Setup of north:
// pcie_pio_ctrl
module pcie_pio_ctrl (
  input          clk,
  input          reset,
  input          tvalid,
  input  [63:0]  tdata,
  output         tready,
  input  [7:0]   tstrb,
  input  [21:0]  tuser,
  input          tlast,
  output [7:0]   cfg_addr,
  output [31:0]  cfg_wr_data,
  output         cfg_rd_cmd,
  output         cfg_wr_cmd,
  input  [31:0]  cfg_rd_data,
  input          cfg_valid,
  output         fifo0_wr_cmd,
  output [131:0] fifo0_wr_data,
  input          fifo0_empty_flag,
  input          fifo0_full_flag,
  input          fifo0_prog_full_flag,
  input          fifo1_full_flag,
  input          fifo1_empty_flag,
  output         fifo1_rd_cmd,
  input  [131:0] fifo1_rd_data,
  input  [7:0]   cfg_bus_number,
  input  [4:0]   cfg_device_number,
  input  [2:0]   cfg_function_number,
  input          lnk_up,
  input          cfg_to_turnoff,
  output         cfg_to_turnoff_ok,
  output         tx_tvalid,
  output [63:0]  tx_tdata,
  input          tx_tready,
  output [7:0]   tx_tstrb,
  output         tx_tlast
);
clock: 3.06 ns
lec_check: 0
abc_area: 1
cap_margin: 20
core_margin: 2
core_utilization: 72
cts_cluster_size: 92
place_density_lb_addon: 0.2
setup_slack_margin: -0.16
slew_margin: 20
run.sh (not shown) runs the stock make flow with config.mk's settings and CLKGATE_MAP_FILE=.
Final checks on north, whose flow otherwise completed, came back failing, citing negative setup slack.
[inputs] south vs north
Settings: CTS_CLUSTER_SIZE no longer set, was 92; CORE_UTILIZATION now 70, was 72; PLACE_DENSITY_LB_ADDON no longer set, was 0.2; SETUP_SLACK_MARGIN no longer set, was -0.16; the clock period (ns, I/O delays scaled along) now 13.2, was 3.06.
[summary]
- Between north and south, the number of global-route vias before repair is lower for south.
- Final instance count without filler cells went down slightly going from north to south.
- Die area, north and south: lower on north
- north → south: utilization after layout now smaller, worst slack on hold paths now larger, power now smaller, wire length of the first global-routing pass now smaller.
- Overall routing resource usage: lower on south
- south | stages: all done | timing, DRC, antenna: all pass
Edits applied to the flow inputs when going from south to east:
Settings: SETUP_SLACK_MARGIN now 0.14, previously not set; ABC_AREA no longer set, was 1; CTS_CLUSTER_SIZE now 46, previously not set; the clock period (ns, I/O delays scaled along) now 2.81, was 13.2.
Findings:
Every stage of the flow completed for east, and the final layout passed the timing, DRC and antenna checks. A timing startpoint of the critical path of reset is what south shows, while u_enc.counter[5] belongs to east. In the tables for south and east, clock share of power reads lower with south. east ended with less final critical-path setup slack than south. Relative to south, the total iterations of the first detailed-routing run of east is lower by 1.
Changes in west relative to east:
Settings: TNS_END_PERCENT: unset -> 5; SETUP_SLACK_MARGIN: 0.14 -> 0.5; CTS_CLUSTER_SIZE: 46 -> 23; HOLD_SLACK_MARGIN: unset -> -0.08.
## What came out
[compare] base=east new=west: portion of total power attributed to the clock network saw an increase; switching portion of total power saw little to no change; critical path depth saw little to no change; post-route worst hold slack saw a decrease; clock-buffer cell count saw a decrease.
Against east, west comes in about 1% lower on sum of met2 wire segment lengths after detailed routing.
Of west and east, east shows the lower power, with west above it.
Compared to east, the router laid down less metal wire for west.
Compared with east, in west power attributed to sequential cells level; total non-filler cell area in the finished layout shows an increase of 330 um^2; remaining antenna violation count after routing essentially unchanged.
Setup changes, west to middle
Settings: setting PLACE_DENSITY to 0.39 for the first time; changing CORE_UTILIZATION from 70 to 72; removing TNS_END_PERCENT (formerly 5); removing HOLD_SLACK_MARGIN (formerly -0.08); changing CTS_CLUSTER_SIZE from 23 to 10; setting CTS_CLUSTER_DIAMETER to 400 for the first time; changing SETUP_SLACK_MARGIN from 0.5 to 0.83.
Notes after the runs:
middle terminated abnormally: global routing reported GRT-0232.
west | status: complete | timing, DRC, antenna: pass
middle against west: die area decreased 2400 um^2, share of synthesized cell area in and, or, nand and nor gates essentially unchanged.
Compared with west, in middle tally of unique sky130hd cells used after synthesis now sits at about the same level, instance tally after logic synthesis now sits at about the same level, number of cells in the design after placement now sits lower.
On clock buffer count from CTS: middle sits above west.
The height of the die in middle sits 1.4% below the value recorded for west.

========
== JK ==
Starting RTL as in the previous note.
clock: 5.67 ns
lec_check: 0
abc_area: 0
cap_margin: 30
cell_pad_in_sites_detail_placement: 2
core_aspect_ratio: 1.67
core_margin: 9
core_utilization: 36
gpl_timing_driven: 1
hold_slack_margin: -0.08
place_density_lb_addon: 0.02
slew_margin: 20
tns_end_percent: 90
Input changes introduced in MS (baseline for comparison: JK):
# JK
export LEC_CHECK = 0
export ABC_AREA = 0
export CAP_MARGIN = 30
export CELL_PAD_IN_SITES_DETAIL_PLACEMENT = 2
export CORE_ASPECT_RATIO = 1.67
export CORE_MARGIN = 9
export CORE_UTILIZATION = 36
export GPL_TIMING_DRIVEN = 1
export HOLD_SLACK_MARGIN = -0.08
export PLACE_DENSITY_LB_ADDON = 0.02
export SLEW_MARGIN = 20
export TNS_END_PERCENT = 90
create_clock -name core_clock -period 5.67 [get_ports {clk}]
# MS
export LEC_CHECK = 0
export CAP_MARGIN = 20
export CORE_MARGIN = 2
export CORE_UTILIZATION = 58
export SLEW_MARGIN = 20
create_clock -name core_clock -period 2.95 [get_ports {clk}]
- MS has completed all stages; timing, DRC and antenna checks passed.
- MS ended up with a higher core utilization of the finished layout than JK did.
- The share of total power in combinational logic was comparable across MS and JK.
- or4_4 as the critical-path cell with the highest stage delay was reported by MS, and edfxtp_1 by JK.
- Going from JK to MS, internal power grew by more than half.
- Against JK, MS reports a net switching power figure that is higher.
- Of MS and JK, MS shows the lower tightest hold margin, with JK above it.
- Of MS and JK, MS shows the higher portion of the clock cycle consumed by the worst path in the final layout, with JK below it.
- Higher maximum cell stage delay along the critical path goes to JK over MS.
- Status: logic area parity (JK, MS)
- Compared with JK, in MS critical path data required time -2.73 ns, first-pass GRT wire length decreased 72 mm.

========
job 101:
Starting RTL as in the previous note.
==> flow/design.v (excerpt) <==
module pcie_pio_ctrl (
  input          clk,
  input          reset,
  input          tvalid,
  input  [63:0]  tdata,
  output         tready,
  input  [7:0]   tstrb,
  input  [21:0]  tuser,
  input          tlast,
  output [7:0]   cfg_addr,
  output [31:0]  cfg_wr_data,
  output         cfg_rd_cmd,
  output         cfg_wr_cmd,
  input  [31:0]  cfg_rd_data,
  input          cfg_valid,
  output         fifo0_wr_cmd,
  output [131:0] fifo0_wr_data,
  input          fifo0_empty_flag,
  input          fifo0_full_flag,
  input          fifo0_prog_full_flag,
  input          fifo1_full_flag,
  input          fifo1_empty_flag,
  output         fifo1_rd_cmd,
  input  [131:0] fifo1_rd_data,
  input  [7:0]   cfg_bus_number,
  input  [4:0]   cfg_device_number,
  input  [2:0]   cfg_function_number,
  input          lnk_up,
  input          cfg_to_turnoff,
  output         cfg_to_turnoff_ok,
  output         tx_tvalid,
  output [63:0]  tx_tdata,
  input          tx_tready,
  output [7:0]   tx_tstrb,
  output         tx_tlast
);
  wire [7:0]  a4lm_addr;
  wire [31:0] a4lm_wr_data;
  wire        a4lm_wr_cmd, a4lm_rd_cmd;
  wire        req_compl, tlp_enc_ready;
  wire [2:0]  compl_code;
  wire [2:0]  tenc_tc;
  wire [1:0]  tenc_attr;
  wire [9:0]  tenc_len;
  wire [15:0] tenc_rid;
  wire [7:0]  tenc_tag;
  wire [7:0]  tenc_be;
  wire [12:0] tenc_addr;
  wire [31:0] a4lm_data;
  wire        a4lm_valid;
  wire [1:0]  a4lm_err_code;
  wire        awvalid, awready, wrvalid, wrready, bready, bvalid;
  wire        arvalid, arready, rready, rvalid;
  wire [1:0]  awprot, arprot, bresp;
  wire [7:0]  awaddr, araddr;
  wire [3:0]  wrstrb;
  wire [31:0] wrdata, rdata;
  wire [2:0]  rresp;
  ...
Settings: LEC_CHECK=0, ABC_AREA=0, CAP_MARGIN=20, CELL_PAD_IN_SITES_DETAIL_PLACEMENT=0, CORE_ASPECT_RATIO=1.67, CORE_MARGIN=2, CORE_UTILIZATION=64, GPL_TIMING_DRIVEN=1, PLACE_DENSITY_LB_ADDON=0.02, SLEW_MARGIN=20, TNS_END_PERCENT=90; clock period 2.84 ns.
Both conditions hold for job 101: the flow ran to the end and the final layout passed the timing, DRC and antenna checks.
#### Input delta (job 102 over job 101)
- clearing CORE_ASPECT_RATIO, which used to be 1.67
- clearing TNS_END_PERCENT, which used to be 90
- clearing CELL_PAD_IN_SITES_DETAIL_PLACEMENT, which used to be 0
- clearing GPL_TIMING_DRIVEN, which used to be 1
- clearing PLACE_DENSITY_LB_ADDON, which used to be 0.02
- clearing ABC_AREA, which used to be 0
- swapping 64 for 19 in CORE_UTILIZATION
- swapping 2.84 for 13.8 in the clock period (ns, I/O delays scaled along)
Findings:
Of the two values seen for start point of the critical path, reset was produced by job 102 and u_enc.counter[5]$_DFFE_PP_ by job 101. Looking at arrival time reported for the critical path endpoint, job 102 sits above job 101. For job 101, the endpoint of the most critical setup path was u_enc.buffer[115]$_SDFFCE_PP0P_, unlike job 102, where it was u_rf.array_reg[14][11]$_SDFFCE_PN1P_. Across job 102 and job 101, none had a timing, DRC or antenna violation. Diff job 101 -> job 102: area taken by flip-flops and latches saw little to no change, full die area rose by 230,000 µm², final worst setup slack rose 8.16 ns, required arrival time at the worst endpoint increased 11.00 ns. Job 102 vs job 101 — area growth from synthesis to layout rose 4.7 points.
Here is what was changed in the inputs of job 103 compared with job 102.
- SETUP_SLACK_MARGIN: unset -> 0.72
- CORE_UTILIZATION: 19 -> 66
- the clock period (ns, I/O delays scaled along): 13.8 -> 2.81
[summary]
Job 103 was carried through to the last stage, and its layout satisfied the timing, DRC and antenna checks. Between job 103 and job 102, it is job 103 whose power is higher, by 0.035 W. Job 102 ended up with in2reg as its start-to-end type of the worst setup path; job 103 ended up with reg2reg. Summary of job 103 over job 102: floorplan-stage core utilization shows an increase of 48 points; final setup slack of the worst path lower; global-route usage picked up an extra 29 points; utilization picked up an extra 63 points. Summary of job 103 over job 102: number of instances in the synthesized netlist saw little to no change; count of clock-buffer cells in the layout decreased by about 2.8% relative to the old numbers. Count of multi-input gates delta (job 103 -> job 102): insignificant.
Power figures rest on the tool's default switching activity, not on a simulated workload.
